== run 1 ==
// mult_32bit_no_ops
module mult_32bit_no_ops(
    input              clk,
    input              reset,
    input              start,
    input              signed_mode,  
    input       [31:0] op_a,
    input       [31:0] op_b,
    output reg         done,
    output reg  [63:0] product_out
);
    reg [63:0] A_reg;        
    reg [31:0] M_reg;        
    reg [5:0]  count;        
    reg        sign_a;      
    reg        sign_b;      
    reg [31:0] next_M_val;       
    reg [31:0] next_A_low_val;   
    reg [31:0] A_high_val_to_use;  
    wire [31:0] sum_partial;  
    wire        carry_out;    
    wire result_is_negative = signed_mode & (op_a[31] ^ op_b[31]);
    wire [64:0] A_reg_concat; 
    rca_32bit rca_inst (
        .a(A_reg[63:32]),             
        .b(M_reg),                    
        .cin(1'b0),
        .sum(sum_partial),
        .cout(carry_out)
    );
    wire [31:0] abs_a_sum;
    rca_32bit rca_abs_a_inst (
        .a(~op_a), .b(32'h0), .cin(1'b1), .sum(abs_a_sum), .cout()
    );
    wire [31:0] abs_b_sum;
    rca_32bit rca_abs_b_inst (
        .a(~op_b), .b(32'h0), .cin(1'b1), .sum(abs_b_sum), .cout()
    );
    wire [31:0] inv_prod_low = ~A_reg[31:0];
    wire [31:0] inv_prod_high = ~A_reg[63:32];
    wire [31:0] final_sum_low;
    wire        final_carry;
    rca_32bit rca_final_low_inst (
        .a(inv_prod_low), .b(32'b0), .cin(1'b1), .sum(final_sum_low), .cout(final_carry)
    );
    wire [31:0] final_sum_high;
    rca_32bit rca_final_high_inst (
        .a(inv_prod_high), .b(32'b0), .cin(final_carry), .sum(final_sum_high), .cout()
    );
    always @(*) begin
        next_M_val = op_a;
        next_A_low_val = op_b;
  ...
Size: ~1,300 cells after synthesis, roughly 170 flip-flops, about 130 I/O pins, about 11,000 sq um of cells after synthesis.
clock: 10.3 ns
lec_check: 0
cap_margin: 20
cell_pad_in_sites_detail_placement: 2
core_aspect_ratio: 0.65
core_margin: 2
core_utilization: 40
gpl_timing_driven: 0
max_routing_layer: met4
min_routing_layer: met2
place_density: 0.54
slew_margin: 20
tns_end_percent: 30
run.sh (not shown) runs the stock make flow with config.mk's settings and CLKGATE_MAP_FILE=.
Status(run 1) = ERROR, stage = global routing
### run 1 -> run 2
- a change of PLACE_DENSITY from 0.54 to 0.6
- a deleted GPL_TIMING_DRIVEN that had been 0
- a deleted TNS_END_PERCENT that had been 30
- a deleted MIN_ROUTING_LAYER that had been met2
- a deleted MAX_ROUTING_LAYER that had been met4
- a deleted CELL_PAD_IN_SITES_DETAIL_PLACEMENT that had been 2
- a deleted CORE_ASPECT_RATIO that had been 0.65
- a change of the clock period (ns, I/O delays scaled along) from 10.3 to 13.6
--- outcome ---
Run 1 did not run to completion, as it errored out during global routing.
Run 2 finished every stage and its layout cleared the timing, DRC and antenna checks.
Run 2 -> run 1: parity-gate share of the synthesized area counting xor and xnor cells delta 0, exact match
| height of the die | higher: run 2 |
Sort run 2 and run 1 by horizontal extent of the die desc -> top: run 1
Looking at post-placement worst setup slack across both flows, run 2 is the stronger of the two, with run 1 trailing.
The die outline area of run 1 and that of run 2 are within noise of each other.
Inputs modified between run 2 and run 3:
- putting SETUP_SLACK_MARGIN at 1.55 where nothing was set
- clearing PLACE_DENSITY, which used to be 0.6
- swapping 40 for 58 in CORE_UTILIZATION
- swapping 13.6 for 8.1 in the clock period (ns, I/O delays scaled along)
Notes after the runs:
The flow completed for run 3, but it is not clean: the layout still shows setup timing.
Re final design area excluding fillers: run 2 was lower than run 3.
Compared with run 2, run 3 shows a lower post-placement cell count.
Changes observed in run 3 relative to run 2: die size shows a reduction of about 30%, wire length shows an increase of 4.4%.
Fraction of area in multi-input gates, run 2 and run 3: higher on run 3
Comparing run 2 and run 3, the higher power drawn by the clock network is on run 3.
Non-clock buffer total of the final layout of run 3 exceeds that of run 2 by more than a quarter.
The minimum setup slack in the final design reported for run 3 is smaller than that of run 2 by 4.38 ns.
Summary: final hold slack, run 3 worse than run 2
The inputs of run 4 differ from those of run 3 as listed below.
- CORE_UTILIZATION now 40, was 58
- SETUP_SLACK_MARGIN no longer set, was 1.55
- PLACE_DENSITY now 0.6, previously not set
- the clock period (ns, I/O delays scaled along) now 10.2, was 8.1
--- outcome ---
The flow completed for run 4, but it is not clean: the layout still shows setup timing. Core utilization: run 4 < run 3. Final cell area excluding filler cells: run 4 vs run 3 down about 6.5%. Run 4 ends up with a area taken by multi-input logic gates that is 11% lower than in run 3. Register-to-register slack: run 4 and run 3 compared, lower one is run 3. Summary of the comparison: worst hold slack is higher in run 4, relative to run 3.
## Diff of input files: run 5 against run 4
- swapping 40 for 71 in CORE_UTILIZATION
- putting CTS_CLUSTER_SIZE at 37 where nothing was set
- putting SETUP_SLACK_MARGIN at 1.39 where nothing was set
- putting TNS_END_PERCENT at 5 where nothing was set
- putting ABC_AREA at 1 where nothing was set
- swapping 0.6 for 0.82 in PLACE_DENSITY
- putting HOLD_SLACK_MARGIN at -0.08 where nothing was set
==> comparison <==
- Run 5 finished every stage; the final checks, however, were not passed, the failures being setup timing.
- Sort run 5 and run 4 by met3 layer wire length in the routed design asc -> top: run 4
- From run 4 to run 5 the numbers moved as follows: summed instance area of the synthesized netlist went up by 850 sq um; routed wire length up 18%; fraction of the core area covered by cells at the end of the flow +38 points.
- Setup slack of the critical path after layout on run 5 is behind run 4.
- Area: run 5 vs run 4 -> run 5 larger
diff inputs: run 5 => run 6
- CTS_CLUSTER_SIZE: 37 -> unset
- SETUP_SLACK_MARGIN: 1.39 -> unset
- ABC_AREA: 1 -> unset
- PLACE_DENSITY: 0.82 -> unset
- HOLD_SLACK_MARGIN: -0.08 -> unset
- TNS_END_PERCENT: 5 -> unset
- CORE_UTILIZATION: 71 -> 58
- the clock period (ns, I/O delays scaled along): 10.2 -> 7.56
Findings:
- | run 6 | all stages done | FAIL | setup timing |
- On post-detailed-route wirelength per cell: between run 5 and run 6, it ends up higher for run 5.
- | clock skew | run 6 vs run 5 | ≈ equal |
- Looking at global-route wire length before repair across both flows, run 6 is the stronger of the two, with run 5 trailing.
- Between run 5 and run 6, the final critical-path share of the clock period is higher for run 6.

== job 5858 ==
Starting RTL as in the previous note.
==> flow/design.v (excerpt) <==
module mult_32bit_no_ops(
    input              clk,
    input              reset,
    input              start,
    input              signed_mode,  
    input       [31:0] op_a,
    input       [31:0] op_b,
    output reg         done,
    output reg  [63:0] product_out
);
    reg [63:0] A_reg;        
    reg [31:0] M_reg;        
    reg [5:0]  count;        
    reg        sign_a;      
    reg        sign_b;      
    reg [31:0] next_M_val;       
    reg [31:0] next_A_low_val;   
    reg [31:0] A_high_val_to_use;  
    wire [31:0] sum_partial;  
    wire        carry_out;    
    wire result_is_negative = signed_mode & (op_a[31] ^ op_b[31]);
    wire [64:0] A_reg_concat; 
    rca_32bit rca_inst (
        .a(A_reg[63:32]),             
        .b(M_reg),                    
        .cin(1'b0),
        .sum(sum_partial),
        .cout(carry_out)
    );
    wire [31:0] abs_a_sum;
    rca_32bit rca_abs_a_inst (
        .a(~op_a), .b(32'h0), .cin(1'b1), .sum(abs_a_sum), .cout()
    );
    wire [31:0] abs_b_sum;
    rca_32bit rca_abs_b_inst (
        .a(~op_b), .b(32'h0), .cin(1'b1), .sum(abs_b_sum), .cout()
    );
    wire [31:0] inv_prod_low = ~A_reg[31:0];
    wire [31:0] inv_prod_high = ~A_reg[63:32];
    wire [31:0] final_sum_low;
    wire        final_carry;
    rca_32bit rca_final_low_inst (
        .a(inv_prod_low), .b(32'b0), .cin(1'b1), .sum(final_sum_low), .cout(final_carry)
    );
    wire [31:0] final_sum_high;
    rca_32bit rca_final_high_inst (
        .a(inv_prod_high), .b(32'b0), .cin(final_carry), .sum(final_sum_high), .cout()
    );
    always @(*) begin
        next_M_val = op_a;
        next_A_low_val = op_b;
        if (signed_mode) begin
            if (op_a[31] && op_a != 32'h80000000) next_M_val = abs_a_sum;
            else if (op_a == 32'h80000000) next_M_val = 32'h80000000;
            else next_M_val = op_a;
            if (op_b[31] && op_b != 32'h80000000) next_A_low_val = abs_b_sum;
  ...
Settings: LEC_CHECK=0, ABC_AREA=1, CAP_MARGIN=20, CORE_MARGIN=2, CORE_UTILIZATION=72, CTS_CLUSTER_DIAMETER=354, CTS_CLUSTER_SIZE=100, PLACE_DENSITY=0.42, SETUP_SLACK_MARGIN=1.75, SLEW_MARGIN=20, TNS_END_PERCENT=5; clock period 8.16 ns.
As the logs show, job 5858 stopped at global routing after a tool error, so it never reached the end of the flow.
Edits applied to the flow inputs when going from job 5858 to job 2284:
diff --git a/flow/config.mk b/flow/config.mk
--- a/flow/config.mk
+++ b/flow/config.mk
@@ -10,8 +10,6 @@
 export CORE_MARGIN = 2
 export CORE_UTILIZATION = 72
-export CTS_CLUSTER_DIAMETER = 354
-export CTS_CLUSTER_SIZE = 100
-export PLACE_DENSITY = 0.42
-export SETUP_SLACK_MARGIN = 1.75
+export CTS_CLUSTER_SIZE = 10
+export PLACE_DENSITY_LB_ADDON = 0.24
 export SLEW_MARGIN = 20
 export TNS_END_PERCENT = 5
==> flow/constraint.sdc <==
create_clock -name core_clock -period 10.2 [get_ports {clk}]
set_input_delay 2.0400 -clock core_clock [delete_from_list [all_inputs] [get_ports {clk}]]
set_output_delay 2.0400 -clock core_clock [all_outputs]
set_load 0.01 [all_outputs]
Findings:
- The remaining runs in job 5858 and job 2284 completed every stage, whereas job 5858 halted early.
- Complete run, failing final checks: job 2284, reason setup timing.
- Comparing job 2284 and job 5858, the higher post-cts gate resize count is on job 5858.
- Against job 5858, instance count after placement with tap cells included in job 2284 fell by a few percent.
- Job 5858 and job 2284 ended up with roughly the same die outline width.
- Cmp job 2284 vs job 5858: pre-CTS setup slack higher in job 2284
- Job 5858 -> job 2284: die size flat
- From job 5858 to job 2284 the numbers moved as follows: number of port buffers ~0 delta; fraction of registers with async set/reset ~0 delta; area fraction in compound gates ~0 delta.
- Reported for job 2284 and job 5858, synthesized area turned out identical to the last digit.
- Between job 5858 and job 2284, the flow reports instance area at placement decreasing by a few percent.
What job 3276 does differently from job 2284 at the input level:
==> flow/config.mk <==
export PLATFORM = sky130hd
export DESIGN_NAME = mult_32bit_no_ops
export DESIGN_NICKNAME = mult_32bit_no_ops
export VERILOG_FILES = /design/flow/design.v
export SDC_FILE = /design/flow/constraint.sdc
export NUM_CORES = 4
export LEC_CHECK = 0
export CAP_MARGIN = 20
export CORE_MARGIN = 2
export CORE_UTILIZATION = 25
export PLACE_DENSITY = 0.6
export SLEW_MARGIN = 20
==> flow/constraint.sdc <==
create_clock -name core_clock -period 13.6 [get_ports {clk}]
set_input_delay 2.7200 -clock core_clock [delete_from_list [all_inputs] [get_ports {clk}]]
set_output_delay 2.7200 -clock core_clock [all_outputs]
set_load 0.01 [all_outputs]
==> results <==
Job 3276 reached the final stage; the timing, DRC and antenna checks on its layout passed.
Of job 3276 and job 2284, job 2284 shows the lower fraction of the mapped netlist area in adder cells, with job 3276 above it.
Compared with job 2284, in job 3276 area growth from synthesis to final layout decreased 0.26 points, total power shows a reduction of 30%.
Lower number of standard cells in the final layout excluding fillers among job 3276 and job 2284: job 3276
The register-to-register setup slack of job 3276 was superior to that of job 2284.
The run showing the smaller die area is job 2284.
First-pass GRT wire length delta (job 3276 − job 2284): favourable
Power is estimated from default activity; no workload was simulated.
